==> flow/design.v <==
`timescale 1ns / 1ps
module FreqCounter(
	 input clock,
	 input reset,
	 input IPS_left,
     input IPS_mid,
     input IPS_right,
	 input signalleftred,
	 input signalleftblue,
	 input signalrightred,
	 input signalrightblue,	 
	 output right_red,
	 output left_red,
	 output left_forward,
     output left_backward,
     output right_forward,
     output right_backward,
	 output a, b, c, d, e, f, g,  
     output [3:0]an
    );
parameter countToR = 53711;  
parameter countToL = 53711;  
parameter Delay = 195313;  
reg [15:0] right_red_freq_count;
reg [15:0] left_red_freq_count;
reg [15:0] right_blue_freq_count;
reg [15:0] left_blue_freq_count;
reg [15:0] freq_outR;
reg [15:0] freqHold0R;
reg [15:0] freqHold1R;
reg [15:0] freqHold2R;
reg [15:0] freqHold3R;
reg [15:0] freqHold4R;
reg [15:0] freqHold5R;
reg [15:0] freqHold6R;
reg [15:0] freqHold7R;
reg [15:0] freqHold8R;
reg [15:0] freqHold9R;
reg [15:0] freqHold10R;
reg [15:0] freqHold11R;
reg [15:0] freqHold12R;
reg [15:0] freqHold13R;
reg [15:0] freqHold14R;
reg [15:0] freqHold15R;
reg [15:0] freq_outL;
reg [15:0] freqHold0L;
reg [15:0] freqHold1L;
reg [15:0] freqHold2L;
reg [15:0] freqHold3L;
reg [15:0] freqHold4L;
reg [15:0] freqHold5L;
reg [15:0] freqHold6L;
reg [15:0] freqHold7L;
reg [15:0] freqHold8L;
reg [15:0] freqHold9L;
reg [15:0] freqHold10L;
reg [15:0] freqHold11L;
reg [15:0] freqHold12L;
reg [15:0] freqHold13L;
reg [15:0] freqHold14L;
reg [15:0] freqHold15L;
reg temp_right_red;
reg temp_left_red;
reg [15:0] fcountR;
reg [15:0] fcountL;
reg [10:0] scounterR;
reg [10:0] scounterL;
reg [10:0] dcounter;
reg [10:0] swidthR;
reg [10:0] swidthL;
reg old_sig1;
reg old_sig2;
reg old_sig3;
reg old_sig4;
reg [4:0] debounce_sig1;
reg [4:0] debounce_sig2;
reg [4:0] debounce_sig3;
reg [4:0] debounce_sig4;
reg [2:0] avClkR;
reg [2:0] avClkL;
reg [18:0] freqTempR;
reg [18:0] freqTempL;
reg [3:0]temp_an;
reg [6:0]temp_sseg;
reg [9:0] mcounter;  
reg [9:0] mwidth;    
reg temp_left_forward;       
reg temp_left_backward;      
reg temp_right_forward;
reg temp_right_backward;
reg [2:0] state;
reg [17:0] servodelaycount;
reg incflag;
always @(posedge clock) begin
  if (reset) begin
	fcountR = 16'b0;
	fcountL = 16'b0;
	scounterR = 11'b0;
	scounterL = 11'b0;
	dcounter = 11'b0;
	old_sig1 = 1'b0;
	old_sig2 = 1'b0;
	old_sig3 = 1'b0;
	old_sig4 = 1'b0;
	freq_outR = 16'b0;
	freq_outL = 16'b0;
	right_red_freq_count = 16'b0;
	left_red_freq_count = 16'b0;
	right_blue_freq_count = 16'b0;
	left_blue_freq_count = 16'b0;
	avClkR = 3'b0;
	freqTempR <= 19'b0;
	freqHold0R = 16'b0;
	freqHold1R = 16'b0;
	freqHold2R = 16'b0;
	freqHold3R = 16'b0;
	freqHold4R = 16'b0;
	freqHold5R = 16'b0;
	freqHold6R = 16'b0;
	freqHold7R = 16'b0;
	freqHold8R = 16'b0;
	freqHold9R = 16'b0;
	freqHold10R = 16'b0;
	freqHold11R = 16'b0;
	freqHold12R = 16'b0;
	freqHold13R = 16'b0;
	freqHold14R = 16'b0;
	freqHold15R = 16'b0;
	avClkL = 3'b0;
	freqTempL <= 19'b0;
	freqHold0L = 16'b0;
	freqHold1L = 16'b0;
	freqHold2L = 16'b0;
	freqHold3L = 16'b0;
	freqHold4L = 16'b0;
	freqHold5L = 16'b0;
	freqHold6L = 16'b0;
	freqHold7L = 16'b0;
	freqHold8L = 16'b0;
	freqHold9L = 16'b0;
	freqHold10L = 16'b0;
	freqHold11L = 16'b0;
	freqHold12L = 16'b0;
	freqHold13L = 16'b0;
	freqHold14L = 16'b0;
	freqHold15L = 16'b0;
	debounce_sig1 = 5'b0;
	debounce_sig2 = 5'b0;
	debounce_sig3 = 5'b0;
	debounce_sig4 = 5'b0;
	temp_right_red <= 1'b0;
	temp_left_red <= 1'b0;
  end
  else begin
	fcountR = fcountR + 1;
	fcountL = fcountL + 1;
	scounterR = scounterR + 1;
	scounterL = scounterL + 1;
	dcounter = dcounter + 1;
	debounce_sig1[0] = signalleftred;
	debounce_sig2[0] = signalleftblue;
	debounce_sig3[0] = signalrightred;
	debounce_sig4[0] = signalrightblue;
	debounce_sig1 = debounce_sig1 << 1;
	debounce_sig2 = debounce_sig2 << 1;
	debounce_sig3 = debounce_sig3 << 1;
	debounce_sig4 = debounce_sig4 << 1;
	if ((&debounce_sig1) | (~&debounce_sig1))begin
		if ((signalleftred != old_sig1)) begin
			left_red_freq_count = left_red_freq_count +1;
		end
	end
	if ((&debounce_sig2) | (~&debounce_sig2))begin
        if ((signalleftblue != old_sig2)) begin
            left_blue_freq_count = left_blue_freq_count +1;
        end
    end	
	if ((&debounce_sig3) | (~&debounce_sig3))begin
        if ((signalrightred != old_sig3)) begin
            right_red_freq_count = right_red_freq_count +1;
        end
    end
	if ((&debounce_sig4) | (~&debounce_sig4))begin
        if ((signalrightblue != old_sig4)) begin
            right_blue_freq_count = right_blue_freq_count +1;
        end
    end        
	if (fcountR >= (countToR >> 4)) begin
		freq_outR = right_red_freq_count << 3; 
		freq_outR = right_blue_freq_count << 3; 
		fcountR = 0;
		right_red_freq_count = 0;		
		right_blue_freq_count = 0;
		avClkR = avClkR + 1;
	end
	case (avClkR)
            0 : freqHold0R = freq_outR;
            1 : freqHold1R = freq_outR;
            2 : freqHold2R = freq_outR;
            3 : freqHold3R = freq_outR;
            4 : freqHold4R = freq_outR;
            5 : freqHold5R = freq_outR;
            6 : freqHold6R = freq_outR;
            7 : begin
                    freqHold7R = freq_outR;
                    freqTempR <= freqHold0R + freqHold1R + freqHold2R + freqHold3R +freqHold4R + freqHold5R + freqHold6R + freqHold7R+freqHold8R + freqHold9R + freqHold10R + freqHold11R +freqHold12R + freqHold13R + freqHold14R + freqHold15R;
                 end
          default :;
      endcase
	if (fcountL >= (countToL >> 4)) begin		
		freq_outL = left_red_freq_count << 3; 
		freq_outL = left_blue_freq_count << 3; 
		fcountL = 0;		
		left_red_freq_count = 0;		
		left_blue_freq_count = 0;
		avClkL = avClkL + 1;
	end
    case (avClkL)
		0 : freqHold0L = freq_outL;
		1 : freqHold1L = freq_outL;
		2 : freqHold2L = freq_outL;
		3 : freqHold3L = freq_outL;
		4 : freqHold4L = freq_outL;
		5 : freqHold5L = freq_outL;
		6 : freqHold6L = freq_outL;
		7 : begin
				freqHold7L = freq_outL;
				freqTempL <= freqHold0L + freqHold1L + freqHold2L + freqHold3L +freqHold4L + freqHold5L + freqHold6L + freqHold7L + freqHold8L + freqHold9L + freqHold10L + freqHold11L +freqHold12L + freqHold13L + freqHold14L + freqHold15L;
			 end
		default :;
	endcase
	old_sig1 = signalleftred;
	old_sig2 = signalleftblue;
	old_sig3 = signalrightred;
	old_sig4 = signalrightblue;
	freqHold8R = freqHold0R;
	freqHold9R = freqHold1R;
	freqHold10R = freqHold2R;
	freqHold11R = freqHold3R;
	freqHold12R = freqHold4R;
	freqHold13R = freqHold5R;
	freqHold14R = freqHold6R;
	freqHold15R = freqHold7R;
    freqHold8L = freqHold0L;
    freqHold9L = freqHold1L;
    freqHold10L = freqHold2L;
    freqHold11L = freqHold3L;
    freqHold12L = freqHold4L;
    freqHold13L = freqHold5L;
    freqHold14L = freqHold6L;
    freqHold15L = freqHold7L;
    if (scounterR < swidthR) begin        
        temp_right_red <= 1;
    end
    else begin
        temp_right_red <= 0;
    end
    if (scounterL < swidthL) begin        
        temp_left_red <= 1;
    end
    else begin
        temp_left_red <= 0;
    end
  end
end
    always @ (posedge clock) begin
      if (reset) begin
        mcounter = 10'b0;
        temp_left_forward <= 1'b0;
        temp_left_backward <= 1'b0;
        temp_right_forward <= 1'b0;
        temp_right_backward <= 1'b0;
      end
      else begin
        mcounter = mcounter + 1;   
        if (IPS_left == 1 && IPS_mid == 1 && IPS_right == 0) begin              
            temp_left_backward <= 0;
            temp_right_forward <= 0;            
            if (mcounter < mwidth) begin
                temp_left_forward <= 1;
                temp_right_backward <= 1;
              end 
            else begin
                temp_left_forward <= 0;
                temp_right_backward <= 0;
              end            
        end
        if (IPS_left == 1 && IPS_mid == 0 && IPS_right == 1) begin              
            temp_left_backward <= 0;
            temp_right_backward <= 0;            
            if (mcounter < mwidth) begin
                temp_left_forward <= 1;
                temp_right_forward <= 1;
              end 
            else begin
                temp_left_forward <= 0;
                temp_right_forward <= 0;
              end            
        end
        if (IPS_left == 1 && IPS_mid == 0 && IPS_right == 0) begin              
            temp_left_backward <= 0;
            temp_right_forward <= 0;            
            temp_right_backward <= 0;
            if (mcounter < mwidth) begin
                temp_left_forward <= 1;                
              end 
            else begin
                temp_left_forward <= 0;                
              end            
        end 
        if (IPS_left == 0 && IPS_mid == 1 && IPS_right == 1) begin              
            temp_left_forward <= 0;
            temp_right_backward <= 0;            
            if (mcounter < mwidth) begin
                temp_left_backward <= 1;
                temp_right_forward <= 1;
              end 
            else begin
                temp_left_backward <= 0;
                temp_right_forward <= 0;
              end            
        end          
        if (IPS_left == 0 && IPS_mid == 0 && IPS_right == 1) begin              
            temp_left_forward <= 0;
            temp_left_backward <= 0;                        
            temp_right_backward <= 0;
            if (mcounter < mwidth) begin
                temp_right_forward <= 1;                
              end 
            else begin
                temp_right_forward <= 0;                
              end            
        end 
      end
    end
    always @ (*) begin
         if (IPS_left == 0 || IPS_mid == 0 || IPS_right == 0) begin   
             mwidth = 10'd1023;
         end
         else begin               
             mwidth = 10'd0;      
         end
       end
       always @(posedge clock) begin
          if (reset) begin
            swidthR <= 11'd220;
            swidthL <= 11'd59;
            state = 3'b000;
            servodelaycount = 18'b0;
            incflag = 1'b0;
          end
          else begin
            servodelaycount = servodelaycount + 1;
            case(state)
                3'b000: begin
                    incflag = 0;
                    if (((freqTempR >> 4) >= 250)) begin
                        state = 3'b100;
                    end
                    if (((freqTempL >> 4) >= 250)) begin
                        state = 3'b101;
                    end
                end    
                3'b001: begin 
                    if (incflag == 0) begin
                        swidthR <= swidthR - 11'd54;
                        incflag = 1;
                    end
                    if (servodelaycount>=Delay)begin
                        swidthL <= swidthL + 11'd54;
                        state = 3'b011;
                    end
                end
                3'b010: begin
                    if (incflag == 0) begin
                        swidthL <= swidthL + 11'd54;
                        incflag = 1;
                    end
                    if (servodelaycount>=Delay)begin
                        swidthR <= swidthR - 11'd54;
                        state = 3'b011;
                    end
                end
                3'b011: begin
                    servodelaycount = 0;
                    state = 3'b000;
                end 
                3'b100: begin
                    servodelaycount = 0;
                    state = 3'b001;
                end  
                3'b101: begin
                    servodelaycount = 0;
                    state = 3'b010;
                end           
           endcase
          end
       end
always @ (*) begin      
     case(dcounter[10:9])               
               2'b00 :   
                begin                 
                 temp_an = 4'b1110;
                  if (((freqTempR >> 4) >= 250) || ((freqTempL >> 4) >= 250)) begin
                    temp_sseg = 7'b1000110;   
                  end
                  else begin
                    temp_sseg = 7'b1111111;   
                  end
                end
              2'b01:   
                begin
                temp_an = 4'b1101;
                    if ((((freqTempR >> 4) < 250) &&  ((freqTempR >> 4) > 25)) || (((freqTempL >> 4) < 250) && ((freqTempL >> 4) > 25))) begin
                        temp_sseg = 7'b0001110;  
                    end 
                    else begin
                        temp_sseg = 7'b1111111;  
                    end
                end 
               2'b10:   
                begin
                 temp_an = 4'b1011;
                 temp_sseg = 7'b1111111;    
                end
               2'b11:   
                begin
                 temp_an = 4'b0111;                 
                 temp_sseg = 7'b1111111;   
                end
    endcase
end
  assign right_red = temp_right_red;
  assign left_red = temp_left_red;
  assign an = temp_an;
  assign {g, f, e, d, c, b, a} = temp_sseg;
  assign left_forward = temp_left_forward;
  assign left_backward = temp_left_backward;
  assign right_forward = temp_right_forward;        
  assign right_backward = temp_right_backward;
endmodule
==> flow/run.sh <==
#!/bin/bash
# the make line also repeats each setting of config.mk as NAME=value (left out here)
make -C /OpenROAD-flow-scripts/flow DESIGN_CONFIG=/design/flow/config.mk WORK_HOME=/design/flow/orfs CLKGATE_MAP_FILE= finish
==> flow/config.mk <==
export PLATFORM = sky130hd
export DESIGN_NAME = FreqCounter
export DESIGN_NICKNAME = FreqCounter
export VERILOG_FILES = /design/flow/design.v
export SDC_FILE = /design/flow/constraint.sdc
export NUM_CORES = 4
export LEC_CHECK = 0
export CAP_MARGIN = 5
export CELL_PAD_IN_SITES_DETAIL_PLACEMENT = 0
export CELL_PAD_IN_SITES_GLOBAL_PLACEMENT = 2
export CORE_ASPECT_RATIO = 0.62
export CORE_MARGIN = 7
export CORE_UTILIZATION = 58
export GPL_ROUTABILITY_DRIVEN = 1
export MAX_ROUTING_LAYER = met4
export PLACE_DENSITY = 0.4
export SETUP_SLACK_MARGIN = 0.11
export SLEW_MARGIN = 20
export TNS_END_PERCENT = 35
==> flow/constraint.sdc <==
create_clock -name core_clock -period 5.12 [get_ports {clock}]
set_input_delay 1.0240 -clock core_clock [delete_from_list [all_inputs] [get_ports {clock}]]
set_output_delay 1.0240 -clock core_clock [all_outputs]
set_load 0.01 [all_outputs]
==> impl_metrics.py, run 1 <==
# Flow results
metrics = {
    "synth": {
        "syn_inst": 2767,
        "syn-cell-area_um2": 26000,
        "yosysTopAreaCell": "dfxtp_1",
        "synth_top_flop_cell": "dfxtp_1",
        "yosys-top-cells-area": "dfxtp_1 37%, fa_1 17%, mux2i_1 4.4%",
        "yosys_area_um2": 26000,
        "synth.most_common_cell": "dfxtp_1",
        "async_flop_share": 0,
        "simple_gate_share": 0.163,
        "synth-xor-area-share": 0.0421,
        "yosysTopAreaCellShare": 0.366,
        "synthTopCellsByCount": "476 x dfxtp_1, 276 x inv_1, 276 x nor2_1",
        "avgSynthCellArea_um2": 9.40,
        "ys_seq_frac": 0.366,
        "yosys.cell_types.count": 87,
        "ys_cells": 2767,
        "edf_count": 0,
        "logic_family": "adder cells",
        "mux_share": 0.0546,
        "ys_sh_adder": 0.203,
        "aoi_share": 0.106,
        "numSynthFlops": 476,
        "ys_warn_count": 1,
    },
    "status": {
        "status": "stopped before the end",
        "lastStage": "global placement without I/O",
        "error_line": "[ERROR GPL-0301] Utilization 102.454 % exceeds 100%.",
    },
    "floorplan": {
        "row_count": 60,
        "die_w_um": 283,
        "core_um2": 43800,
        "initCoreUtil": 0.594,
        "die_area_um2": 51200,
        "die-height_um": 181,
    },
}
==> run 2: changes to the inputs <==
CAP_MARGIN = 20   (was 5)
CELL_PAD_IN_SITES_DETAIL_PLACEMENT = 2   (was 0)
CELL_PAD_IN_SITES_GLOBAL_PLACEMENT = not set   (was 2)
CORE_ASPECT_RATIO = 1.01   (was 0.62)
CORE_MARGIN = 9   (was 7)
CORE_UTILIZATION = 68   (was 58)
CTS_CLUSTER_DIAMETER = 322   (was not set)
CTS_CLUSTER_SIZE = 90   (was not set)
GPL_ROUTABILITY_DRIVEN = 0   (was 1)
GPL_TIMING_DRIVEN = 0   (was not set)
HOLD_SLACK_MARGIN = 0.05   (was not set)
MAX_ROUTING_LAYER = met5   (was met4)
MIN_ROUTING_LAYER = met2   (was not set)
PLACE_DENSITY = not set   (was 0.4)
SETUP_SLACK_MARGIN = 1.54   (was 0.11)
SLEW_MARGIN = 25   (was 20)
TNS_END_PERCENT = 10   (was 35)
clock period = 5.89 ns   (was 5.12 ns; I/O delays follow)
==> impl_metrics.py, run 2 <==
# Flow results
metrics = {
    "status": {
        "status": "stopped before the end",
        "lastStage": "detailed placement",
        "error_line": "[ERROR DPL-0033] detailed placement checks failed during check placement.",
    },
    "place": {
        "port_buffers": 21,
    },
    "floorplan": {
        "die_area_um2": 45600,
        "die-height_um": 215,
        "core_um2": 37500,
        "initCoreUtil": 0.694,
        "ios": 26,
        "die_w_um": 213,
        "row_count": 71,
    },
    "synth": {
        "yosys.cell_types.count": 87,
        "synth.most_common_cell": "dfxtp_1",
        "logic_family": "adder cells",
        "synthTopCellsByCount": "476 x dfxtp_1, 276 x inv_1, 276 x nor2_1",
        "mux_share": 0.0546,
        "async_flop_share": 0,
        "synth_top_flop_cell": "dfxtp_1",
        "syn-cell-area_um2": 26000,
        "synth-xor-area-share": 0.0421,
        "ys_cells": 2767,
        "simple_gate_share": 0.163,
        "numSynthFlops": 476,
        "ys_seq_frac": 0.366,
        "yosysTopAreaCell": "dfxtp_1",
        "yosys_area_um2": 26000,
        "avgSynthCellArea_um2": 9.40,
        "ys_sh_adder": 0.203,
        "yosys-top-cells-area": "dfxtp_1 37%, fa_1 17%, mux2i_1 4.4%",
        "syn_inst": 2767,
        "yosysTopAreaCellShare": 0.366,
        "aoi_share": 0.106,
        "edf_count": 0,
        "ys_warn_count": 1,
    },
}
## run 2: stage by stage
step                    cells  total power [mW]
after floorplan          2775              3.91
after global placement   3307              4.13
==> run 3: changes to the inputs <==
ABC_AREA = 1   (was not set)
CELL_PAD_IN_SITES_DETAIL_PLACEMENT = not set   (was 2)
CORE_ASPECT_RATIO = not set   (was 1.01)
CORE_MARGIN = 2   (was 9)
CORE_UTILIZATION = 70   (was 68)
CTS_CLUSTER_DIAMETER = not set   (was 322)
CTS_CLUSTER_SIZE = not set   (was 90)
GPL_ROUTABILITY_DRIVEN = not set   (was 0)
GPL_TIMING_DRIVEN = not set   (was 0)
HOLD_SLACK_MARGIN = not set   (was 0.05)
MAX_ROUTING_LAYER = not set   (was met5)
MIN_ROUTING_LAYER = not set   (was met2)
SETUP_SLACK_MARGIN = 0.94   (was 1.54)
SLEW_MARGIN = 20   (was 25)
TNS_END_PERCENT = not set   (was 10)
clock period = 8.15 ns   (was 5.89 ns; I/O delays follow)
==> impl_metrics.py, run 3 <==
# Auto-generated metrics
metrics = {
    "route": {
        "first_iter_violations": 1404,
        "via_count": 23000,
        "wl_per_cell_um": 15.1,
        "antenna_left": 0,
        "firstDrtPassIters": 8,
        "drt_drc_violations_left": 0,
        "antenna_cells": 0,
        "avgViaCountPerCell": 5.39,
        "wl_um": 64700,
    },
    "job": {
        "openroad.warnings": 37,
        "drv_cap": 0,
    },
    "timing": {
        "clock.fmax_ghz": 0.148,
        "post-route-min-period_ns": 6.75,
        "fin_ws_ns": 1.40,
        "maxSlewViolCount": 0,
        "relSlewSlack": 0.250,
        "setup_viol": 0,
        "finalSetupTns_ns": 0,
        "tightestPinTransition_ns": 1.13,
        "finalHoldViolCount": 0,
        "fin_crit_sh": 0.829,
        "rsz0062_at_grt": "false",
        "finClkSkew_ns": 0.0136,
        "whs_ns": 0.432,
    },
    "place": {
        "port_buffers": 21,
        "place_ws_ns": 0.717,
        "place_hpwl_um": 42100,
        "gp_congestion": 0.879,
    },
    "critical_path": {
        "cp_slowest_cell": "clkdlybuf4s50_1",
        "critPathKind": "in2reg",
        "cpMostUsedCell": "nand2_1",
        "cp.depth": 26,
        "crit_start": "signalleftblue",
        "crit-reg2reg-launch": "fcountR[0]$_SDFF_PP0_",
        "worstPathArrival_ns": 7.23,
        "r2r_setup_slack_ns": 1.50,
        "rr_worst_depth": 30,
        "critPathTopFamily": "adder cells",
        "r2r-end": "freqTempR[13]$_SDFFE_PP0P_",
        "path_buffers": 4,
        "slowest_delay_ns": 0.52,
        "required_ns": 8.63,
        "endpoint": "freqTempL[18]$_SDFFE_PP0P_",
        "path_max_fanout": 8,
        "cp-start-kind": "input port",
        "worstSetupEndpointType": "flip-flop",
    },
    "pwr": {
        "power_frac_comb": 0.359,
        "p_per_area_nw_per_um2": 266,
        "swShare": 0.362,
        "irDropWorstVdd_uv": 254,
        "powerSeq_mw": 2.67,
        "p_seq_frac": 0.328,
        "p_int_mw": 5.19,
        "leakagePower_nw": 14.6,
        "switching_power_mw": 2.94,
        "comb-power_mw": 2.92,
        "largestPowerGroup": "combinational cells",
        "clkPwrFrac": 0.313,
        "pg_clk_mw": 2.54,
    },
    "final_layout": {
        "final_core_util": 0.765,
        "syn_to_final_growth_pct": 7.59,
        "final_net_count": 4009,
    },
    "floorplan": {
        "row_count": 73,
        "core_um2": 39900,
        "die_w_um": 205,
        "initCoreUtil": 0.711,
        "die-height_um": 205,
        "ios": 26,
        "die_area_um2": 42200,
    },
    "clock_network": {
        "clockRootBuffer": "clkbuf_16",
        "clk_path_buf_depth": 3,
        "cts_tree": "yes",
        "numCtsBuffers": 51,
        "ctsHtreeMaxLevel": 2,
        "postCtsSetupRepairBufs": 0,
        "insertion_delay_ns": 0.60,
        "cts_hold_buf": 0,
        "clkTransAtPathRegs_ns": 0.06,
        "tritoncts_num_sinks": 476,
    },
    "synth": {
        "synthTopCellsByCount": "735 x nor2_1, 730 x nand2_1, 633 x inv_1",
        "edf_count": 0,
        "aoi_share": 0.0264,
        "ys_cells": 3751,
        "synth_top_flop_cell": "dfxtp_1",
        "numSynthFlops": 476,
        "yosys.cell_types.count": 53,
        "syn-cell-area_um2": 28400,
        "avgSynthCellArea_um2": 7.57,
        "yosysTopAreaCellShare": 0.336,
        "logic_family": "simple AND/OR/NAND/NOR gates",
        "yosys-top-cells-area": "dfxtp_1 34%, fa_1 16%, nor2_1 9.7%",
        "synth.most_common_cell": "nor2_1",
        "yosys_area_um2": 28400,
        "synth-xor-area-share": 0.0324,
        "ys_sh_adder": 0.186,
        "syn_inst": 3751,
        "ys_warn_count": 1,
        "mux_share": 0.000705,
        "async_flop_share": 0,
        "ys_seq_frac": 0.336,
        "yosysTopAreaCell": "dfxtp_1",
        "simple_gate_share": 0.304,
    },
    "status": {
        "status": "timing/DRC/antenna clean",
    },
    "global_route": {
        "grt_overflow_total": 0,
        "antenna_found_initial": 0,
        "grt_pass1_wl_um": 108000,
        "grt_use_total": 0.319,
        "grt_max_degree": 137,
        "grt_pass1_vias": 22900,
    },
    "min_path": {
        "whs_endpoint": "scounterR[0]$_SDFF_PP0_",
        "hp-class": "reg2reg",
        "whs_path_depth": 1,
        "hp-start": "scounterR[0]$_SDFF_PP0_",
    },
}
[run 3: per-layer routing]
layer / wire [um] / global-route usage
met1: 25600 / 0.375
met2: 32400 / 0.574
met3: 3690 / 0.0398
met4: 3030 / 0.161
met5: 0 / 0
[run 3: what timing repair did]
action	4_1_cts	5_1_grt
setup endpoints to repair	0	6
resized	0	5
endpoints found under the hold margin	0	0
[run 3: cell type report]
| cell class | instances | area [um^2] |
|---|---|---|
| timing repair buffer | 47 | 403 |
| fill | 2923 | 9370 |
| clock buffer | 77 | 1590 |
| inverter | 643 | 2420 |
| multi-input combinational | 2491 | 15700 |
| clock inverter | 16 | 284 |
| sequential | 476 | 9530 |
| tap | 525 | 657 |
[run 3: stage by stage]
stage / cell area (um^2) / total power [mW] / cells
floorplan: 28400 / 4.99 / 3759
global placement: 28700 / 5.52 / 4182
detailed placement: 28700 / 5.61 / 4182
CTS: 30500 / 8.18 / 4275
global route: 30500 / 8.73 / 4275
finish: 30500 / 8.13 / 4275
==> run 4: changes to the inputs <==
ABC_AREA = not set   (was 1)
CORE_UTILIZATION = 72   (was 70)
PLACE_DENSITY_LB_ADDON = 0.01   (was not set)
SETUP_SLACK_MARGIN = 1.76   (was 0.94)
clock period = 6.16 ns   (was 8.15 ns; I/O delays follow)
==> impl_metrics.py, run 4 <==
# Auto-generated metrics
metrics = {
    "clock_network": {
        "tritoncts_num_sinks": 476,
        "cts_tree": "yes",
        "insertion_delay_ns": 0.60,
        "ctsHtreeMaxLevel": 2,
        "cts_hold_buf": 0,
        "numCtsBuffers": 49,
        "clkTransAtPathRegs_ns": 0.06,
        "clockRootBuffer": "clkbuf_16",
        "clk_path_buf_depth": 3,
    },
    "status": {
        "status": "complete, but fails checks",
        "violations": "setup timing",
    },
    "route": {
        "firstDrtPassIters": 6,
        "wl_um": 60600,
        "wl_met1_um": 24500,
        "antenna_cells": 0,
        "via_count": 20300,
        "highest_layer": "met4",
        "first_iter_violations": 1244,
        "drt_drc_violations_left": 0,
        "avgViaCountPerCell": 5.95,
        "wl_per_cell_um": 17.8,
        "dr_wl_met2_um": 31600,
        "route.met3.wl_um": 2800,
        "antenna_left": 0,
    },
    "synth": {
        "ys_warn_count": 1,
        "syn-cell-area_um2": 26000,
        "syn_inst": 2767,
        "avgSynthCellArea_um2": 9.40,
        "aoi_share": 0.106,
        "synth_top_flop_cell": "dfxtp_1",
        "yosysTopAreaCell": "dfxtp_1",
        "yosys_area_um2": 26000,
        "yosysTopAreaCellShare": 0.366,
        "ys_cells": 2767,
        "async_flop_share": 0,
        "numSynthFlops": 476,
        "synthTopCellsByCount": "476 x dfxtp_1, 276 x inv_1, 276 x nor2_1",
        "ys_seq_frac": 0.366,
        "ys_sh_adder": 0.203,
        "yosys-top-cells-area": "dfxtp_1 37%, fa_1 17%, mux2i_1 4.4%",
        "edf_count": 0,
        "synth-xor-area-share": 0.0421,
        "mux_share": 0.0546,
        "simple_gate_share": 0.163,
        "logic_family": "adder cells",
        "yosys.cell_types.count": 87,
        "synth.most_common_cell": "dfxtp_1",
    },
    "pwr": {
        "p_total_mw": 6.92,
        "switching_power_mw": 1.75,
        "clkPwrFrac": 0.432,
        "power_frac_comb": 0.107,
        "p_seq_frac": 0.461,
        "comb-power_mw": 0.744,
        "p_int_mw": 5.17,
        "powerSeq_mw": 3.19,
        "largestPowerGroup": "registers",
        "leakagePower_nw": 12.6,
        "irDropWorstVdd_uv": 281,
        "p_per_area_nw_per_um2": 228,
        "pg_clk_mw": 2.99,
        "swShare": 0.253,
    },
    "global_route": {
        "grt_overflow_total": 0,
        "grt_use_total": 0.321,
        "grt_pass1_wl_um": 100000,
        "grt_pass1_vias": 21300,
        "antenna_found_initial": 0,
        "grt_max_degree": 97,
    },
    "critical_path": {
        "path_buffers": 4,
        "critPathTopFamily": "adder cells",
        "required_ns": 6.66,
        "r2r-end": "freqTempL[17]$_SDFFE_PP0P_",
        "cpMostUsedCell": "fa_1",
        "cp_slowest_cell": "fa_1",
        "endpoint": "freqTempL[17]$_SDFFE_PP0P_",
        "critPathKind": "reg2reg",
        "r2r_setup_slack_ns": -0.24,
        "crit_chain": "ha_4, nand3b_1, a22oi_1, a311o_1, a2111oi_4, a2bb2oi_4, buf_12, buf_6, mux2_4, fa_1, inv_1, fa_1, fa_1, fa_1, inv_1, ha_4, nor2_2, a21oi_4, o211ai_1, nand2_1, a221o_1, or4_1, a41o_1, a21oi_2",
        "worstPathArrival_ns": 6.90,
        "cp.depth": 24,
        "slowest_delay_ns": 0.49,
        "rr_worst_depth": 24,
        "crit_start": "fcountL[0]$_SDFF_PP0_",
        "crit-reg2reg-launch": "fcountL[0]$_SDFF_PP0_",
        "path_max_fanout": 7,
        "worstSetupEndpointType": "flip-flop",
        "cp-start-kind": "flip-flop",
    },
    "final_layout": {
        "syn_to_final_growth_pct": 16.9,
        "final_core_util": 0.855,
        "final_area_um2": 30400,
        "final_net_count": 3210,
    },
    "floorplan": {
        "row_count": 69,
        "ios": 26,
        "die_w_um": 194,
        "die_area_um2": 37700,
        "initCoreUtil": 0.731,
        "core_um2": 35600,
        "die-height_um": 194,
    },
    "timing": {
        "fin_ws_ns": -0.242,
        "whs_ns": 0.449,
        "fin_crit_sh": 1.04,
        "finalHoldViolCount": 0,
        "maxSlewViolCount": 0,
        "rsz0062_at_grt": "true",
        "finalSetupTns_ns": -0.804,
        "finClkSkew_ns": 0.0273,
        "setup_viol": 5,
        "tightestPinTransition_ns": 1.15,
        "post-route-min-period_ns": 6.40,
        "relSlewSlack": 0.228,
        "clock.fmax_ghz": 0.156,
    },
    "place": {
        "place_hpwl_um": 39900,
        "port_buffers": 21,
        "gp_congestion": 0.828,
        "dpl-instance-area_um2": 27900,
    },
    "job": {
        "openroad.warnings": 34,
        "drv_cap": 0,
    },
    "min_path": {
        "hp-class": "reg2reg",
        "whs_endpoint": "dcounter[0]$_SDFF_PP0_",
        "hp-start": "dcounter[0]$_SDFF_PP0_",
        "whs_path_depth": 1,
    },
}
-- run 4: timing repair --
action,in CTS,in global routing
buffers inserted,39,11
gates resized,81,24
endpoints found under the setup margin,28,28
endpoints found under the hold margin,0,0
pin swaps,75,42
-- run 4: cell type report --
type                            count  area, um^2
Multi-Input combinational cell   1878       15700
Sequential cell                   476        9540
Fill cell                        1962        5160
Timing Repair Buffer              220        1910
Clock buffer                       77        1490
Inverter                          286        1080
Tap cell                          461         577
Clock inverter                     14         131
-- run 4: layer usage --
| metal | global-route usage | vias up |
|---|---|---|
| li1 | - | 9512 |
| met1 | 0.397 | 10000 |
| met2 | 0.578 | 603 |
| met3 | 0.0379 | 139 |
| met4 | 0.116 | 0 |
| met5 | 0 | - |
-- run 4: per-stage QoR --
| step | instances | worst slack (ns) |
|---|---|---|
| 6_report | 3412 | -0.242 |
| 3_5_place_dp | 3270 | -0.837 |
| 2_1_floorplan | 2775 | -0.0842 |
| 5_1_grt | 3412 | -0.476 |
| 4_1_cts | 3400 | -0.118 |
| 3_3_place_gp | 3270 | -0.617 |
==> run 5: changes to the inputs <==
CELL_PAD_IN_SITES_DETAIL_PLACEMENT = 1   (was not set)
CORE_ASPECT_RATIO = 1.01   (was not set)
CORE_UTILIZATION = 68   (was 72)
CTS_CLUSTER_SIZE = 90   (was not set)
GPL_ROUTABILITY_DRIVEN = 0   (was not set)
HOLD_SLACK_MARGIN = 0.05   (was not set)
MAX_ROUTING_LAYER = met5   (was not set)
MIN_ROUTING_LAYER = met2   (was not set)
PLACE_DENSITY_LB_ADDON = not set   (was 0.01)
SETUP_SLACK_MARGIN = 1.54   (was 1.76)
SLEW_MARGIN = 25   (was 20)
TNS_END_PERCENT = 10   (was not set)
clock period = 10.8 ns   (was 6.16 ns; I/O delays follow)
==> impl_metrics.py, run 5 <==
# Flow results
metrics = {
    "synth": {
        "ys_warn_count": 1,
        "yosys.cell_types.count": 87,
        "async_flop_share": 0,
        "yosysTopAreaCellShare": 0.366,
        "yosys_area_um2": 26000,
        "syn-cell-area_um2": 26000,
        "synthTopCellsByCount": "476 x dfxtp_1, 276 x inv_1, 276 x nor2_1",
        "aoi_share": 0.106,
        "synth-xor-area-share": 0.0421,
        "ys_cells": 2767,
        "syn_inst": 2767,
        "numSynthFlops": 476,
        "avgSynthCellArea_um2": 9.40,
        "logic_family": "adder cells",
        "edf_count": 0,
        "simple_gate_share": 0.163,
        "yosys-top-cells-area": "dfxtp_1 37%, fa_1 17%, mux2i_1 4.4%",
        "ys_seq_frac": 0.366,
        "ys_sh_adder": 0.203,
        "synth_top_flop_cell": "dfxtp_1",
        "yosysTopAreaCell": "dfxtp_1",
        "synth.most_common_cell": "dfxtp_1",
        "mux_share": 0.0546,
    },
    "status": {
        "lastStage": "clock tree synthesis",
        "status": "stopped before the end",
        "error_line": "[ERROR DPL-0033] detailed placement checks failed during check placement.",
    },
    "place": {
        "port_buffers": 21,
        "dpl-instance-area_um2": 26500,
        "dp.cells": 3211,
        "place_hpwl_um": 58200,
    },
    "floorplan": {
        "die_area_um2": 39800,
        "core_um2": 38000,
        "initCoreUtil": 0.684,
        "row_count": 72,
        "ios": 26,
        "die_w_um": 199,
        "die-height_um": 201,
    },
}
-- run 5: per-stage QoR --
stage,power [mW],util,setup slack (ns)
floorplan,2.12,-,3.46
global placement,2.21,0.698,2.46
detailed placement,2.25,0.698,2.00
==> run 6: changes to the inputs <==
ABC_AREA = 0   (was not set)
CORE_ASPECT_RATIO = not set   (was 1.01)
CORE_MARGIN = 10   (was 2)
CORE_UTILIZATION = 31   (was 68)
CTS_CLUSTER_SIZE = not set   (was 90)
GPL_ROUTABILITY_DRIVEN = not set   (was 0)
GPL_TIMING_DRIVEN = 1   (was not set)
HOLD_SLACK_MARGIN = not set   (was 0.05)
MAX_ROUTING_LAYER = not set   (was met5)
SETUP_SLACK_MARGIN = not set   (was 1.54)
SLEW_MARGIN = 15   (was 25)
TNS_END_PERCENT = 40   (was 10)
clock period = 6.74 ns   (was 10.8 ns; I/O delays follow)
==> impl_metrics.py, run 6 <==
# Auto-generated metrics
metrics = {
    "status": {
        "status": "timing/DRC/antenna clean",
    },
    "critical_path": {
        "cp.depth": 23,
        "path_buffers": 3,
        "crit_chain": "ha_4, nand3b_1, a22oi_1, a311o_1, a2111oi_4, a2bb2oi_4, buf_12, mux2_2, fa_1, inv_1, fa_1, fa_1, inv_1, fa_1, ha_2, o21ai_2, a21oi_4, o211ai_1, nand2_1, a221o_1, or4_1, a41o_1, a21oi_2",
        "cpMostUsedCell": "fa_1",
        "crit-reg2reg-launch": "fcountL[1]$_SDFF_PP0_",
        "critPathTopFamily": "adder cells",
        "path_max_fanout": 6,
        "crit_start": "fcountL[1]$_SDFF_PP0_",
        "cp-start-kind": "flip-flop",
        "worstSetupEndpointType": "flip-flop",
        "critPathKind": "reg2reg",
        "r2r-end": "freqTempL[17]$_SDFFE_PP0P_",
        "r2r_setup_slack_ns": 0.09,
        "slowest_delay_ns": 0.54,
        "required_ns": 7.29,
        "cp_slowest_cell": "fa_1",
        "rr_worst_depth": 23,
        "worstPathArrival_ns": 7.20,
        "endpoint": "freqTempL[17]$_SDFFE_PP0P_",
    },
    "synth": {
        "numSynthFlops": 476,
        "mux_share": 0.0546,
        "synth_top_flop_cell": "dfxtp_1",
        "async_flop_share": 0,
        "synth-xor-area-share": 0.0421,
        "aoi_share": 0.106,
        "ys_cells": 2767,
        "ys_seq_frac": 0.366,
        "yosys_area_um2": 26000,
        "yosysTopAreaCellShare": 0.366,
        "syn-cell-area_um2": 26000,
        "avgSynthCellArea_um2": 9.40,
        "synth.most_common_cell": "dfxtp_1",
        "syn_inst": 2767,
        "edf_count": 0,
        "simple_gate_share": 0.163,
        "synthTopCellsByCount": "476 x dfxtp_1, 276 x inv_1, 276 x nor2_1",
        "yosys-top-cells-area": "dfxtp_1 37%, fa_1 17%, mux2i_1 4.4%",
        "yosysTopAreaCell": "dfxtp_1",
        "yosys.cell_types.count": 87,
        "ys_sh_adder": 0.203,
        "logic_family": "adder cells",
        "ys_warn_count": 1,
    },
    "route": {
        "firstDrtPassIters": 8,
        "wl_per_cell_um": 17.2,
        "wl_met1_um": 0,
        "drt_drc_violations_left": 0,
        "avgViaCountPerCell": 6.77,
        "wl_um": 68700,
        "antenna_left": 0,
        "first_iter_violations": 3555,
        "via_count": 27100,
        "route.met3.wl_um": 26400,
        "dr_wl_met2_um": 38100,
        "highest_layer": "met5",
    },
    "place": {
        "port_buffers": 21,
        "place_hpwl_um": 45300,
        "dpl-instance-area_um2": 28100,
        "gp_congestion": 0.815,
    },
    "clock_network": {
        "ctsHtreeMaxLevel": 2,
        "clkTransAtPathRegs_ns": 0.06,
        "cts_hold_buf": 0,
        "insertion_delay_ns": 0.66,
        "cts_tree": "yes",
        "tritoncts_num_sinks": 476,
        "clk_path_buf_depth": 3,
        "numCtsBuffers": 54,
        "clockRootBuffer": "clkbuf_16",
    },
    "job": {
        "openroad.warnings": 35,
        "drv_cap": 0,
    },
    "final_layout": {
        "fillCellCount": 9513,
        "final_net_count": 3172,
        "final_area_um2": 30400,
        "syn_to_final_growth_pct": 16.7,
    },
    "pwr": {
        "power_frac_comb": 0.099,
        "p_per_area_nw_per_um2": 221,
        "p_total_mw": 6.71,
        "switching_power_mw": 1.80,
        "pg_clk_mw": 3.13,
        "irDropWorstVdd_uv": 215,
        "powerSeq_mw": 2.91,
        "leakagePower_nw": 12.4,
        "p_seq_frac": 0.434,
        "comb-power_mw": 0.666,
        "largestPowerGroup": "the clock network",
        "p_int_mw": 4.91,
        "swShare": 0.268,
        "clkPwrFrac": 0.467,
    },
    "floorplan": {
        "die_w_um": 310,
        "die-height_um": 310,
        "initCoreUtil": 0.312,
        "core_um2": 83400,
        "die_area_um2": 95900,
        "ios": 26,
        "row_count": 106,
    },
    "global_route": {
        "grt_max_degree": 117,
        "grt_pass1_vias": 31500,
        "antenna_found_initial": 0,
        "grt_pass1_wl_um": 112000,
        "grt_overflow_total": 0,
        "grt_use_total": 0.214,
    },
    "timing": {
        "maxSlewViolCount": 0,
        "post-route-min-period_ns": 6.65,
        "finClkSkew_ns": 0.0580,
        "relSlewSlack": 0.314,
        "clock.fmax_ghz": 0.150,
        "tightestPinTransition_ns": 1.01,
        "whs_ns": 0.449,
        "rsz0062_at_grt": "true",
        "finalSetupTns_ns": 0,
        "fin_crit_sh": 0.987,
        "finalHoldViolCount": 0,
        "setup_viol": 0,
    },
    "min_path": {
        "whs_endpoint": "temp_left_backward$_SDFFE_PP0P_",
        "hp-start": "temp_left_backward$_SDFFE_PP0P_",
        "whs_path_depth": 2,
        "hp-class": "reg2reg",
    },
}
run 6: timing repair:
action                                  CTS  global route
endpoints found under the setup margin    4            17
pin swaps                                 0            19
buffers inserted                          1            12
cloned                                    0             1
gates resized                             5            59
run 6: area by class of cell:
class / instances / area [um^2] / share of cell area
Multi-Input combinational cell: 1878 / 15100 / 0.496
Sequential cell: 476 / 9540 / 0.314
Clock buffer: 79 / 1610 / 0.0529
Timing Repair Buffer: 177 / 1450 / 0.0476
Tap cell: 1080 / 1350 / 0.0445
Inverter: 286 / 1080 / 0.0355
Clock inverter: 20 / 265 / 0.00874
Antenna cell: 2 / 5.00 / 0.000165
run 6: routing by layer:
layer  up-vias  global-route usage
met3       498               0.278
met4         4              0.0331
met1      9822                   -
met2      7365               0.268
met5         -              0.0274
li1       9362                   -
run 6: stage by stage:
| step | worst slack (ns) | utilization | instances |
|---|---|---|---|
| 6_report | 0.0892 | 0.364 | 3998 |
| 3_5_place_dp | -0.573 | 0.337 | 3883 |
| 3_3_place_gp | -0.381 | 0.337 | 3883 |
| 5_1_grt | -0.165 | 0.364 | 3996 |
| 2_1_floorplan | 0.0287 | - | 2775 |
| 4_1_cts | 0.00390 | 0.359 | 3983 |
==> run 7: changes to the inputs <==
ABC_AREA = 1   (was 0)
CELL_PAD_IN_SITES_DETAIL_PLACEMENT = not set   (was 1)
CORE_MARGIN = 2   (was 10)
CORE_UTILIZATION = 72   (was 31)
GPL_TIMING_DRIVEN = not set   (was 1)
MIN_ROUTING_LAYER = not set   (was met2)
PLACE_DENSITY_LB_ADDON = 0.01   (was not set)
SETUP_SLACK_MARGIN = -0.16   (was not set)
SLEW_MARGIN = 20   (was 15)
TNS_END_PERCENT = not set   (was 40)
clock period = 5.82 ns   (was 6.74 ns; I/O delays follow)
==> impl_metrics.py, run 7 <==
# Auto-generated metrics
metrics = {
    "critical_path": {
        "r2r_setup_slack_ns": 0.14,
        "crit_start": "fcountR[1]$_SDFF_PP0_",
        "worstSetupEndpointType": "flip-flop",
        "cp-start-kind": "flip-flop",
        "path_max_fanout": 14,
        "crit-reg2reg-launch": "fcountR[1]$_SDFF_PP0_",
        "required_ns": 6.31,
        "critPathTopFamily": "adder cells",
        "r2r-end": "freqTempR[15]$_SDFFE_PP0P_",
        "worstPathArrival_ns": 6.17,
        "critPathKind": "reg2reg",
        "cp_slowest_cell": "fa_1",
        "cpMostUsedCell": "nand2_1",
        "path_buffers": 5,
        "endpoint": "freqTempR[15]$_SDFFE_PP0P_",
        "slowest_delay_ns": 0.57,
        "cp.depth": 28,
        "rr_worst_depth": 28,
    },
    "final_layout": {
        "syn_to_final_growth_pct": 12.6,
        "fillCellCount": 2567,
        "final_net_count": 4162,
        "seq_area_um2": 9530,
        "fin_cells": 4423,
        "combGateArea_um2": 16100,
    },
    "synth": {
        "synth.most_common_cell": "nor2_1",
        "yosys_area_um2": 28400,
        "yosys.cell_types.count": 53,
        "avgSynthCellArea_um2": 7.57,
        "simple_gate_share": 0.304,
        "mux_share": 0.000705,
        "yosysTopAreaCellShare": 0.336,
        "ys_cells": 3751,
        "synth_top_flop_cell": "dfxtp_1",
        "synthTopCellsByCount": "735 x nor2_1, 730 x nand2_1, 633 x inv_1",
        "ys_sh_adder": 0.186,
        "synth-xor-area-share": 0.0324,
        "logic_family": "simple AND/OR/NAND/NOR gates",
        "syn_inst": 3751,
        "edf_count": 0,
        "ys_seq_frac": 0.336,
        "syn-cell-area_um2": 28400,
        "aoi_share": 0.0264,
        "async_flop_share": 0,
        "yosys-top-cells-area": "dfxtp_1 34%, fa_1 16%, nor2_1 9.7%",
        "ys_warn_count": 1,
        "numSynthFlops": 476,
        "yosysTopAreaCell": "dfxtp_1",
    },
    "floorplan": {
        "ios": 26,
        "row_count": 72,
        "initCoreUtil": 0.731,
        "die-height_um": 203,
        "die_w_um": 203,
        "core_um2": 38800,
        "die_area_um2": 41000,
    },
    "global_route": {
        "grt_use_total": 0.352,
        "grt_pass1_vias": 24900,
        "grt_overflow_total": 0,
        "antenna_found_initial": 0,
        "grt_max_degree": 160,
        "grt_pass1_wl_um": 117000,
    },
    "timing": {
        "post-route-min-period_ns": 5.68,
        "fin_crit_sh": 0.977,
        "tightestPinTransition_ns": 1.10,
        "finClkSkew_ns": 0.0203,
        "maxSlewViolCount": 0,
        "finalHoldViolCount": 0,
        "clock.fmax_ghz": 0.176,
        "relSlewSlack": 0.267,
        "rsz0062_at_grt": "true",
        "fin_ws_ns": 0.137,
        "setup_viol": 0,
    },
    "place": {
        "dp.cells": 4321,
        "place_ws_ns": -0.757,
        "place_hpwl_um": 46800,
        "gp_congestion": 0.889,
        "port_buffers": 21,
    },
    "pwr": {
        "clkPwrFrac": 0.266,
        "p_int_mw": 7.78,
        "power_frac_comb": 0.434,
        "powerSeq_mw": 3.74,
        "comb-power_mw": 5.41,
        "largestPowerGroup": "combinational cells",
        "p_seq_frac": 0.300,
        "swShare": 0.376,
        "irDropWorstVdd_uv": 270,
        "p_per_area_nw_per_um2": 390,
        "p_total_mw": 12.5,
        "pg_clk_mw": 3.32,
        "leakagePower_nw": 15.3,
        "switching_power_mw": 4.69,
    },
    "clock_network": {
        "clk_path_buf_depth": 3,
        "insertion_delay_ns": 0.61,
        "cts_hold_buf": 0,
        "cts_tree": "yes",
        "ctsHtreeMaxLevel": 2,
        "numCtsBuffers": 51,
        "clkTransAtPathRegs_ns": 0.06,
        "tritoncts_num_sinks": 476,
        "clockRootBuffer": "clkbuf_16",
    },
    "route": {
        "via_count": 24300,
        "avgViaCountPerCell": 5.49,
        "wl_um": 71400,
        "antenna_cells": 0,
        "drt_drc_violations_left": 0,
        "antenna_left": 0,
        "firstDrtPassIters": 6,
        "first_iter_violations": 1673,
        "wl_per_cell_um": 16.1,
    },
    "min_path": {
        "hp-start": "dcounter[0]$_SDFF_PP0_",
        "hp-class": "reg2reg",
        "whs_path_depth": 1,
        "whs_endpoint": "dcounter[0]$_SDFF_PP0_",
    },
    "job": {
        "drv_cap": 0,
        "openroad.warnings": 36,
    },
    "status": {
        "status": "timing/DRC/antenna clean",
    },
}
==> run 7: timing repair <==
item                       CTS  global route
setup endpoints to repair    7            22
pin swaps                    1            54
gates resized                8            98
buffers inserted             0             8
gates cloned                 0             1
==> run 7: layer usage <==
metal	share of wire	GRT usage	vias up
met2	0.51	0.638	821
met4	0.056	0.188	0
met3	0.058	0.0549	255
met5	0	0	-
li1	-	-	11600
met1	0.38	0.397	11600
==> run 7: layout make-up <==
type,count,area share
clock inverters,16,0.00466
flip-flops and latches,476,0.298
inverters,643,0.0757
well taps,518,0.0203
clock buffers,79,0.0486
multi-input cells,2492,0.504
repair buffers,199,0.0491
==> run 7: through the flow <==
step | util | TNS, ns | cell area, um^2 | hold slack, ns
2_1_floorplan | - | -0.0281 | 28400 | 0.413
3_3_place_gp | 0.766 | -13.73 | 29800 | 0.423
3_5_place_dp | 0.766 | -14.97 | 29800 | 0.436
4_1_cts | 0.811 | -1.83 | 31500 | 0.447
5_1_grt | 0.824 | -2.81 | 32000 | 0.472
6_report | 0.824 | 0 | 32000 | 0.447
==> run 8: changes to the inputs <==
CORE_ASPECT_RATIO = 0.92   (was not set)
CTS_CLUSTER_DIAMETER = 359   (was not set)
CTS_CLUSTER_SIZE = 14   (was not set)
HOLD_SLACK_MARGIN = -0.09   (was not set)
PLACE_DENSITY_LB_ADDON = 0.19   (was 0.01)
SETUP_SLACK_MARGIN = 0.94   (was -0.16)
clock period = 8.15 ns   (was 5.82 ns; I/O delays follow)
==> impl_metrics.py, run 8 <==
# Auto-generated metrics
metrics = {
    "pwr": {
        "powerSeq_mw": 2.67,
        "p_seq_frac": 0.360,
        "largestPowerGroup": "combinational cells",
        "p_per_area_nw_per_um2": 250,
        "switching_power_mw": 2.90,
        "comb-power_mw": 3.01,
        "leakagePower_nw": 14.1,
        "power_frac_comb": 0.406,
        "pg_clk_mw": 1.73,
        "clkPwrFrac": 0.233,
        "irDropWorstVdd_uv": 211,
        "p_int_mw": 4.50,
        "swShare": 0.392,
        "p_total_mw": 7.40,
    },
    "critical_path": {
        "slowest_delay_ns": 0.54,
        "path_max_fanout": 20,
        "cp_slowest_cell": "fa_1",
        "worstSetupEndpointType": "flip-flop",
        "crit-reg2reg-launch": "fcountR[0]$_SDFF_PP0_",
        "critPathKind": "reg2reg",
        "cpMostUsedCell": "nand2_1",
        "path_buffers": 6,
        "worstPathArrival_ns": 7.35,
        "endpoint": "freqTempR[13]$_SDFFE_PP0P_",
        "cp.depth": 32,
        "critPathTopFamily": "adder cells",
        "rr_worst_depth": 32,
        "required_ns": 8.63,
        "cp-start-kind": "flip-flop",
        "r2r_setup_slack_ns": 1.28,
        "crit_start": "fcountR[0]$_SDFF_PP0_",
        "r2r-end": "freqTempR[13]$_SDFFE_PP0P_",
    },
    "synth": {
        "yosys.cell_types.count": 53,
        "synth-xor-area-share": 0.0324,
        "synth.most_common_cell": "nor2_1",
        "syn_inst": 3751,
        "synth_top_flop_cell": "dfxtp_1",
        "yosysTopAreaCell": "dfxtp_1",
        "yosysTopAreaCellShare": 0.336,
        "ys_sh_adder": 0.186,
        "ys_warn_count": 1,
        "aoi_share": 0.0264,
        "logic_family": "simple AND/OR/NAND/NOR gates",
        "yosys-top-cells-area": "dfxtp_1 34%, fa_1 16%, nor2_1 9.7%",
        "ys_cells": 3751,
        "yosys_area_um2": 28400,
        "avgSynthCellArea_um2": 7.57,
        "async_flop_share": 0,
        "edf_count": 0,
        "mux_share": 0.000705,
        "synthTopCellsByCount": "735 x nor2_1, 730 x nand2_1, 633 x inv_1",
        "ys_seq_frac": 0.336,
        "syn-cell-area_um2": 28400,
        "simple_gate_share": 0.304,
        "numSynthFlops": 476,
    },
    "place": {
        "dpl-instance-area_um2": 28600,
        "gp_congestion": 0.913,
        "place_hpwl_um": 43900,
        "place_ws_ns": 0.632,
        "dp.cells": 4150,
        "port_buffers": 21,
    },
    "timing": {
        "post-route-min-period_ns": 6.87,
        "maxSlewViolCount": 0,
        "finalHoldViolCount": 0,
        "clock.fmax_ghz": 0.145,
        "setup_viol": 0,
        "fin_ws_ns": 1.28,
        "finalSetupTns_ns": 0,
        "fin_crit_sh": 0.844,
        "finClkSkew_ns": 0.0234,
        "relSlewSlack": 0.321,
        "tightestPinTransition_ns": 1.02,
        "whs_ns": 0.462,
        "rsz0062_at_grt": "true",
    },
    "route": {
        "via_count": 23400,
        "antenna_cells": 0,
        "avgViaCountPerCell": 5.58,
        "route.met3.wl_um": 4300,
        "firstDrtPassIters": 6,
        "first_iter_violations": 1962,
        "antenna_left": 0,
        "wl_per_cell_um": 15.7,
        "drt_drc_violations_left": 0,
        "wl_um": 65900,
        "highest_layer": "met4",
        "wl_met1_um": 26400,
        "dr_wl_met2_um": 32400,
    },
    "floorplan": {
        "core_um2": 38800,
        "die_w_um": 211,
        "die-height_um": 194,
        "die_area_um2": 41000,
        "ios": 26,
        "initCoreUtil": 0.732,
        "row_count": 69,
    },
    "final_layout": {
        "syn_to_final_growth_pct": 4.41,
        "final_area_um2": 29600,
        "fin_cells": 4191,
        "final_net_count": 3993,
        "final_core_util": 0.765,
        "fillCellCount": 2812,
    },
    "min_path": {
        "hp-start": "dcounter[0]$_SDFF_PP0_",
        "hp-class": "reg2reg",
        "whs_path_depth": 1,
        "whs_endpoint": "dcounter[0]$_SDFF_PP0_",
    },
    "clock_network": {
        "cts_tree": "yes",
        "insertion_delay_ns": 0.58,
        "tritoncts_num_sinks": 476,
        "clkTransAtPathRegs_ns": 0.07,
        "ctsHtreeMaxLevel": 2,
        "postCtsSetupRepairBufs": 0,
        "clockRootBuffer": "clkbuf_16",
        "cts_hold_buf": 0,
        "cts-resized-gates": 0,
        "numCtsBuffers": 39,
        "clk_path_buf_depth": 3,
    },
    "job": {
        "drv_cap": 0,
        "openroad.warnings": 34,
    },
    "global_route": {
        "grt_use_total": 0.332,
        "grt_pass1_vias": 23700,
        "antenna_found_initial": 0,
        "grt_max_degree": 140,
        "grt_pass1_wl_um": 112000,
        "grt_overflow_total": 0,
    },
    "status": {
        "status": "timing/DRC/antenna clean",
    },
}
## run 8: final cells by class
type / instances / area (um^2) / area share
multi-input combinational: 2491 / 15700 / 0.529
sequential: 476 / 9530 / 0.321
inverter: 643 / 2420 / 0.0817
clock buffer: 41 / 1030 / 0.0346
tap: 497 / 622 / 0.0210
timing repair buffer: 43 / 373 / 0.0126
## run 8: per-layer routing
metal | vias up | GRT usage
met2 | 862 | 0.586
met5 | - | 0
met4 | 0 | 0.150
met1 | 11100 | 0.408
li1 | 11300 | -
met3 | 173 | 0.0385
==> run 9: changes to the inputs <==
ABC_AREA = not set   (was 1)
CORE_ASPECT_RATIO = not set   (was 0.92)
CORE_UTILIZATION = 40   (was 72)
CTS_CLUSTER_DIAMETER = not set   (was 359)
CTS_CLUSTER_SIZE = not set   (was 14)
HOLD_SLACK_MARGIN = not set   (was -0.09)
PLACE_DENSITY_LB_ADDON = not set   (was 0.19)
SETUP_SLACK_MARGIN = not set   (was 0.94)
clock period = 10.0 ns   (was 8.15 ns; I/O delays follow)
==> impl_metrics.py, run 9 <==
# Auto-generated metrics
metrics = {
    "status": {
        "status": "timing/DRC/antenna clean",
    },
    "pwr": {
        "p_seq_frac": 0.461,
        "leakagePower_nw": 11.7,
        "powerSeq_mw": 1.96,
        "pg_clk_mw": 1.89,
        "swShare": 0.254,
        "p_per_area_nw_per_um2": 148,
        "irDropWorstVdd_uv": 115,
        "switching_power_mw": 1.08,
        "largestPowerGroup": "registers",
        "power_frac_comb": 0.095,
        "p_total_mw": 4.25,
        "clkPwrFrac": 0.444,
        "p_int_mw": 3.17,
        "comb-power_mw": 0.403,
    },
    "route": {
        "first_iter_violations": 1135,
        "firstDrtPassIters": 5,
        "wl_um": 56800,
        "via_count": 18900,
        "antenna_left": 0,
        "avgViaCountPerCell": 5.20,
        "wl_per_cell_um": 15.6,
        "drt_drc_violations_left": 0,
    },
    "synth": {
        "aoi_share": 0.106,
        "synth_top_flop_cell": "dfxtp_1",
        "synthTopCellsByCount": "476 x dfxtp_1, 276 x inv_1, 276 x nor2_1",
        "simple_gate_share": 0.163,
        "yosysTopAreaCell": "dfxtp_1",
        "ys_seq_frac": 0.366,
        "logic_family": "adder cells",
        "yosysTopAreaCellShare": 0.366,
        "synth-xor-area-share": 0.0421,
        "ys_sh_adder": 0.203,
        "ys_warn_count": 1,
        "syn-cell-area_um2": 26000,
        "async_flop_share": 0,
        "ys_cells": 2767,
        "yosys.cell_types.count": 87,
        "yosys_area_um2": 26000,
        "yosys-top-cells-area": "dfxtp_1 37%, fa_1 17%, mux2i_1 4.4%",
        "syn_inst": 2767,
        "mux_share": 0.0546,
        "numSynthFlops": 476,
        "avgSynthCellArea_um2": 9.40,
        "edf_count": 0,
        "synth.most_common_cell": "dfxtp_1",
    },
    "clock_network": {
        "postCtsSetupRepairBufs": 0,
        "tritoncts_num_sinks": 476,
        "cts_tree": "yes",
        "numCtsBuffers": 52,
        "cts_hold_buf": 0,
        "cts-resized-gates": 0,
        "clkTransAtPathRegs_ns": 0.06,
        "ctsHtreeMaxLevel": 2,
        "clockRootBuffer": "clkbuf_16",
        "insertion_delay_ns": 0.60,
        "clk_path_buf_depth": 3,
    },
    "critical_path": {
        "endpoint": "freqTempL[18]$_SDFFE_PP0P_",
        "r2r_setup_slack_ns": 2.18,
        "rr_worst_depth": 24,
        "cpMostUsedCell": "fa_1",
        "crit_start": "signalleftblue",
        "cp.depth": 22,
        "critPathTopFamily": "adder cells",
        "required_ns": 10.46,
        "path_max_fanout": 10,
        "worstSetupEndpointType": "flip-flop",
        "slowest_delay_ns": 0.55,
        "worstPathArrival_ns": 8.43,
        "cp_slowest_cell": "fa_1",
        "crit_chain": "clkdlybuf4s50_1, xor2_1, nand4_1, nor2_1, and3_1, xor2_1, mux2_2, fa_1, inv_1, fa_1, fa_1, fa_1, inv_1, ha_1, a21o_1, a31oi_1, o21ai_0, a41oi_1, o21ai_0, a31oi_1, xnor2_1, a21oi_1",
        "critPathKind": "in2reg",
        "cp-start-kind": "input port",
        "r2r-end": "freqTempL[17]$_SDFFE_PP0P_",
        "crit-reg2reg-launch": "fcountL[0]$_SDFF_PP0_",
        "path_buffers": 3,
    },
    "floorplan": {
        "core_um2": 64300,
        "die_area_um2": 67100,
        "initCoreUtil": 0.404,
        "ios": 26,
        "die-height_um": 259,
        "row_count": 93,
        "die_w_um": 259,
    },
    "timing": {
        "finClkSkew_ns": 0.0172,
        "fin_crit_sh": 0.796,
        "clock.fmax_ghz": 0.126,
        "relSlewSlack": 0.230,
        "post-route-min-period_ns": 7.96,
        "setup_viol": 0,
        "finalSetupTns_ns": 0,
        "finalHoldViolCount": 0,
        "rsz0062_at_grt": "false",
        "maxSlewViolCount": 0,
        "tightestPinTransition_ns": 1.15,
        "whs_ns": 0.439,
        "fin_ws_ns": 2.04,
    },
    "place": {
        "place_hpwl_um": 39600,
        "port_buffers": 21,
        "gp_congestion": 0.811,
        "dpl-instance-area_um2": 27000,
        "place_ws_ns": 1.43,
    },
    "global_route": {
        "grt_pass1_wl_um": 95700,
        "top_usage_layer": "met2",
        "grt_pass1_vias": 19300,
        "antenna_found_initial": 0,
        "grt_max_degree": 110,
        "use_met1": 0.225,
        "grt_use_total": 0.172,
        "grt_util_met2": 0.297,
        "grt_overflow_total": 0,
        "use_met3": 0.0247,
    },
    "min_path": {
        "whs_endpoint": "state[0]$_DFF_P_",
        "whs_path_depth": 1,
        "hp-class": "reg2reg",
        "hp-start": "state[5]$_DFF_P_",
    },
    "job": {
        "drv_cap": 0,
        "openroad.warnings": 34,
    },
    "final_layout": {
        "final_area_um2": 28700,
        "syn_to_final_growth_pct": 10.2,
        "final_net_count": 3044,
    },
}
run 9: cell type report:
cell class	count	area, um^2
clock buffer	75	1520
antenna	1	2.50
sequential	476	9530
fill	6110	35700
inverter	286	1080
timing repair buffer	51	459
clock inverter	16	150
multi-input combinational	1878	14900
tap	855	1070
run 9: stage by stage:
stage,instances,utilization
finish,3638,0.445
global route,3637,0.445
CTS,3637,0.445
detailed placement,3546,0.419
global placement,3545,0.419
floorplan,2775,-
run 9: per-layer routing:
metal	vias up	share of wire
li1	9169	-
met1	9320	0.45
met2	343	0.48
met3	73	0.041
met4	0	0.021
met5	-	0
==> run 10: changes to the inputs <==
ABC_AREA = 1   (was not set)
CORE_UTILIZATION = 72   (was 40)
CTS_CLUSTER_SIZE = 15   (was not set)
HOLD_SLACK_MARGIN = 0.3   (was not set)
PLACE_DENSITY_LB_ADDON = 0.01   (was not set)
SETUP_SLACK_MARGIN = 1.31   (was not set)
clock period = 4.58 ns   (was 10.0 ns; I/O delays follow)
==> impl_metrics.py, run 10 <==
# Flow results
metrics = {
    "place": {
        "place_hpwl_um": 49800,
        "port_buffers": 21,
        "gp_congestion": 0.927,
    },
    "synth": {
        "ys_sh_adder": 0.186,
        "ys_seq_frac": 0.336,
        "aoi_share": 0.0264,
        "simple_gate_share": 0.304,
        "ys_warn_count": 1,
        "ys_cells": 3751,
        "yosysTopAreaCell": "dfxtp_1",
        "syn_inst": 3751,
        "yosysTopAreaCellShare": 0.336,
        "synth.most_common_cell": "nor2_1",
        "synth_top_flop_cell": "dfxtp_1",
        "async_flop_share": 0,
        "mux_share": 0.000705,
        "synthTopCellsByCount": "735 x nor2_1, 730 x nand2_1, 633 x inv_1",
        "yosys_area_um2": 28400,
        "synth-xor-area-share": 0.0324,
        "logic_family": "simple AND/OR/NAND/NOR gates",
        "syn-cell-area_um2": 28400,
        "avgSynthCellArea_um2": 7.57,
        "yosys.cell_types.count": 53,
        "edf_count": 0,
        "numSynthFlops": 476,
        "yosys-top-cells-area": "dfxtp_1 34%, fa_1 16%, nor2_1 9.7%",
    },
    "clock_network": {
        "clk_path_buf_depth": 3,
        "clockRootBuffer": "clkbuf_16",
        "ctsHtreeMaxLevel": 2,
        "tritoncts_num_sinks": 476,
        "numCtsBuffers": 50,
        "cts_hold_buf": 0,
    },
    "floorplan": {
        "initCoreUtil": 0.731,
        "ios": 26,
        "die-height_um": 203,
        "core_um2": 38800,
        "die_w_um": 203,
        "row_count": 72,
        "die_area_um2": 41000,
    },
    "status": {
        "lastStage": "global routing",
        "status": "stopped before the end",
    },
}
## run 10: repair_timing
item / 4_1_cts
gates cloned: 1
pin swaps: 140
setup buffers: 117
setup endpoints to repair: 167
gates resized: 213
## run 10: per-stage QoR
step / setup slack [ns] / TNS [ns] / instances / area (um^2)
after floorplan: -0.735 / -12.78 / 3759 / 29100
after global placement: -1.45 / -34.16 / 4383 / 30900
after detailed placement: -1.52 / -36.66 / 4383 / 30900
after CTS: -0.841 / -20.09 / 4591 / 34400
==> run 11: changes to the inputs <==
ABC_AREA = 0   (was 1)
CELL_PAD_IN_SITES_DETAIL_PLACEMENT = 2   (was not set)
CORE_MARGIN = 10   (was 2)
CORE_UTILIZATION = 31   (was 72)
CTS_CLUSTER_SIZE = not set   (was 15)
GPL_TIMING_DRIVEN = 1   (was not set)
HOLD_SLACK_MARGIN = 0.07   (was 0.3)
MAX_ROUTING_LAYER = met4   (was not set)
MIN_ROUTING_LAYER = met1   (was not set)
PLACE_DENSITY_LB_ADDON = not set   (was 0.01)
SETUP_SLACK_MARGIN = not set   (was 1.31)
SLEW_MARGIN = 15   (was 20)
TNS_END_PERCENT = 85   (was not set)
clock period = 6.74 ns   (was 4.58 ns; I/O delays follow)
==> impl_metrics.py, run 11 <==
# Auto-generated metrics
metrics = {
    "synth": {
        "synthTopCellsByCount": "476 x dfxtp_1, 276 x inv_1, 276 x nor2_1",
        "yosys-top-cells-area": "dfxtp_1 37%, fa_1 17%, mux2i_1 4.4%",
        "ys_cells": 2767,
        "async_flop_share": 0,
        "mux_share": 0.0546,
        "simple_gate_share": 0.163,
        "edf_count": 0,
        "numSynthFlops": 476,
        "ys_seq_frac": 0.366,
        "aoi_share": 0.106,
        "yosys.cell_types.count": 87,
    },
    "status": {
        "status": "complete, but fails checks",
        "violations": "setup timing",
    },
    "pwr": {
        "powerSeq_mw": 2.93,
        "largestPowerGroup": "the clock network",
        "irDropWorstVdd_uv": 229,
        "comb-power_mw": 0.780,
        "clkPwrFrac": 0.452,
        "swShare": 0.288,
        "p_per_area_nw_per_um2": 221,
        "switching_power_mw": 1.95,
        "power_frac_comb": 0.115,
    },
    "final_layout": {
        "final_net_count": 3182,
        "fin_cells": 4003,
        "syn_to_final_growth_pct": 17.4,
    },
    "global_route": {
        "grt_max_degree": 117,
    },
    "critical_path": {
        "cp_slowest_cell": "fa_1",
        "slowest_delay_ns": 0.56,
        "critPathTopFamily": "adder cells",
        "endpoint": "freqTempL[17]$_SDFFE_PP0P_",
        "crit_start": "signalleftblue",
        "cp-start-kind": "input port",
        "path_max_fanout": 4,
        "crit-reg2reg-launch": "fcountL[0]$_SDFF_PP0_",
        "rr_worst_depth": 24,
        "required_ns": 7.30,
        "worstSetupEndpointType": "flip-flop",
    },
    "floorplan": {
        "core_um2": 83400,
        "ios": 26,
        "die-height_um": 310,
        "die_w_um": 310,
    },
    "route": {
        "firstDrtPassIters": 5,
        "drt_drc_violations_left": 0,
        "antenna_left": 0,
        "wl_um": 115000,
        "avgViaCountPerCell": 5.64,
    },
    "clock_network": {
        "numCtsBuffers": 54,
        "cts_tree": "yes",
        "tritoncts_num_sinks": 476,
        "ctsHtreeMaxLevel": 2,
        "cts_hold_buf": 0,
        "clockRootBuffer": "clkbuf_16",
        "insertion_delay_ns": 0.66,
        "clk_path_buf_depth": 3,
    },
    "timing": {
        "relSlewSlack": 0.141,
        "fin_ws_ns": -0.311,
        "fin_crit_sh": 1.05,
        "clock.fmax_ghz": 0.142,
        "rsz0062_at_grt": "true",
        "finClkSkew_ns": 0.0898,
        "setup_viol": 7,
        "finalHoldViolCount": 0,
        "tightestPinTransition_ns": 1.26,
    },
    "place": {
        "dp.cells": 3883,
        "gp_congestion": 0.802,
        "port_buffers": 21,
    },
    "min_path": {
        "whs_endpoint": "temp_right_forward$_SDFFE_PP0P_",
        "hp-start": "temp_right_forward$_SDFFE_PP0P_",
        "whs_path_depth": 2,
    },
    "job": {
        "openroad.warnings": 35,
        "drv_cap": 0,
    },
}
==> run 11: per-stage QoR <==
stage / hold WS, ns / setup WS, ns / util / total power, mW / TNS, ns
2_1_floorplan: 0.413 / 0.0287 / - / 3.40 / 0
3_3_place_gp: 0.430 / -0.381 / 0.337 / 3.58 / -2.40
3_5_place_dp: 0.450 / -0.946 / 0.337 / 3.68 / -10.62
4_1_cts: 0.465 / -0.0464 / 0.362 / 6.71 / -0.0464
5_1_grt: 0.502 / -0.381 / 0.366 / 6.96 / -1.82
6_report: 0.455 / -0.311 / 0.366 / 6.77 / -1.28
==> run 11: timing repair <==
item                       CTS  global route
setup endpoints to repair   20            15
gates resized               70            62
setup buffers               11            12
cloned                       1             0
pin swaps                   27            40
==> run 11: layout make-up <==
cell class | instances | area [um^2]
multi-input combinational | 1878 | 15300
tap | 1080 | 1350
clock inverter | 14 | 165
timing repair buffer | 187 | 1520
sequential | 476 | 9550
antenna | 1 | 2.50
inverter | 286 | 1080
fill | 8865 | 52900
clock buffer | 81 | 1580
==> run 11: per-layer routing <==
metal / vias to the layer above / part of all wire / track usage
li1: 9432 / - / -
met1: 11600 / 0.35 / 0.222
met2: 1000 / 0.53 / 0.423
met3: 551 / 0.046 / 0.0357
met4: 0 / 0.081 / 0.139
met5: - / 0 / -
Power is estimated from default activity; no workload was simulated.
